## P
==> flow/design.v (excerpt) <==
module geofence ( clk,reset,X,Y,valid,is_inside);
input clk;
input reset;
input [9:0] X;
input [9:0] Y;
output reg valid;
output is_inside;
reg [2:0]state, next_state;
parameter IDLE = 3'd0,
	  READ = 3'd1,
      SORTING = 3'd2,
	  CAL = 3'd3,
	  OUT = 3'd4,
      BUFFF = 3'd5;
reg [2:0] sort_cnt;
reg [2:0] cnt;
reg [9:0] tmp_x[0:5];
reg [9:0] tmp_y[0:5];
reg [9:0] target_x;
reg [9:0] target_y;
reg [2:0] sort_idx;
reg signed [10:0] buf1;
reg signed [10:0] buf2;
reg signed [21:0] tmp;
reg done;
wire signed [21:0]mul;
assign mul = buf1 * buf2;
reg [5:0] result;
assign is_inside = &result | &(~result);
always@(posedge clk or posedge reset)begin
    if(reset)
        state <= IDLE;
    else 
        state <= next_state;
end
always@(*)begin
    if(reset)
        next_state = IDLE;
    else begin
        case(state)
            IDLE:
                next_state = READ;
            READ:begin
                if(done == 1) next_state = SORTING;
                else next_state = READ;  
            end
            SORTING:begin
                if(sort_idx == 0) next_state = CAL;
                else next_state = SORTING;
            end
            CAL:begin
                if(sort_idx == 6) next_state = OUT;
                else next_state = CAL;
            end 
            OUT:
                next_state = BUFFF;
            BUFFF:
                next_state = READ; 
            default:    next_state = IDLE;
        endcase
    end 
end
always@(posedge clk or posedge reset)begin
    if(reset)begin
        cnt <= 0;
        done <= 0;
        sort_cnt <= 1;
        sort_idx <= 4;
        valid <= 0;
    end
    else begin
        if(next_state == READ) begin
            valid <= 0;
            case(cnt)
                0:begin
                    target_x <= X;
                    target_y <= Y;
                end
                1:begin
                    tmp_x[0] <= X;
                    tmp_y[0] <= Y;
                end
                2:begin
                    tmp_x[1] <= X;
                    tmp_y[1] <= Y;
                end
                3:begin
                    tmp_x[2] <= X;
                    tmp_y[2] <= Y;
  ...
Size: ~2700 cells after synthesis, ~210 flip-flops, roughly 24 I/O pins.
clock: 8.0 ns
lec_check: 0
abc_area: 1
cap_margin: 20
core_margin: 8
core_utilization: 44
cts_cluster_diameter: 233
hold_slack_margin: 0.16
place_density_lb_addon: 0.07
slew_margin: 20
run.sh (not shown) runs the stock make flow with config.mk's settings and CLKGATE_MAP_FILE=.
Inputs modified between P and Q:
Settings: putting PLACE_DENSITY at 0.38 where nothing was set; swapping 44 for 72 in CORE_UTILIZATION; clearing HOLD_SLACK_MARGIN, which used to be 0.16; putting SETUP_SLACK_MARGIN at 2.31 where nothing was set; clearing CTS_CLUSTER_DIAMETER, which used to be 233; putting TNS_END_PERCENT at 5 where nothing was set; swapping 8 for 2 in CORE_MARGIN; clearing PLACE_DENSITY_LB_ADDON, which used to be 0.07; swapping 8.0 for 7.74 in the clock period (ns, I/O delays scaled along).
### Flow results
Compared P against Q; number of flip-flops and latches within noise. Capturing instance or port of the critical path: result[5] -> P, sort_cnt[1] -> Q. A slowest library cell on the worst path of sky130_fd_sc_hd__fa_1 is what P shows, while sky130_fd_sc_hd__fa_2 belongs to Q. Looking at cell total after placement, Q sits 7.3% below P. Taking P as the reference point, the maximum frequency of Q rises by 5.0 MHz. Delta (Q minus P): clock-buffer cell count -8; final-layout non-clock buffer area share increased 2.7 points; data required time at the worst endpoint moved down; non-clock buffer total of the final layout moved up. Measured against each other, Q and P differ in worst setup slack, the higher figure coming from P. Against P, Q comes in 1300 um higher on routed wire length.
For R, these inputs were changed with respect to Q:
Settings: PLACE_DENSITY removed (was 0.38); CTS_CLUSTER_SIZE newly set to 77; SETUP_SLACK_MARGIN changed from 2.31 to -0.24; TNS_END_PERCENT removed (was 5); PLACE_DENSITY_LB_ADDON newly set to 0.04; the clock period (ns, I/O delays scaled along) changed from 7.74 to 4.31.
==> comparison <==
FAIL R @ global routing (5_1_grt): tool exited with error
R and Q ended up with nearly the same adder and majority cell fraction of the synthesized area.
Taking Q as the reference, in R number of buffers created by CTS increased by 4.3% relative to the old numbers, total placed cells including tap cells now sits higher, post-cts gate resize count higher.
There was hardly any difference in die outline width between R and Q.
Area after detailed placement in R vs Q: up 0.0017 sq mm
Changes in S relative to R:
Settings: clearing CTS_CLUSTER_SIZE, which used to be 77; clearing PLACE_DENSITY_LB_ADDON, which used to be 0.04; clearing ABC_AREA, which used to be 1; putting CTS_CLUSTER_DIAMETER at 213 where nothing was set; swapping -0.24 for 0.31 in SETUP_SLACK_MARGIN; swapping 4.31 for 1.07 in the clock period (ns, I/O delays scaled along).
Notes after the runs:
NOTE: fraction of the mapped netlist area in adder cells in S exceeds that of R
Looking at area share of and/or/nand/nor cells after synthesis, S sits below R.
S: placed standard-cell area higher than R
S: it failed with a tool error in clock tree synthesis (4_1_cts), so there are no final results.
Comparing R and S, instance count after placement with tap cells included is lower on S.
Compared with R, S shows yosys-reported design area after synthesis lower by 3.6%.
Summary — worst setup timing slack at the placement stage, S relative to R: lower, by 3740 ps.
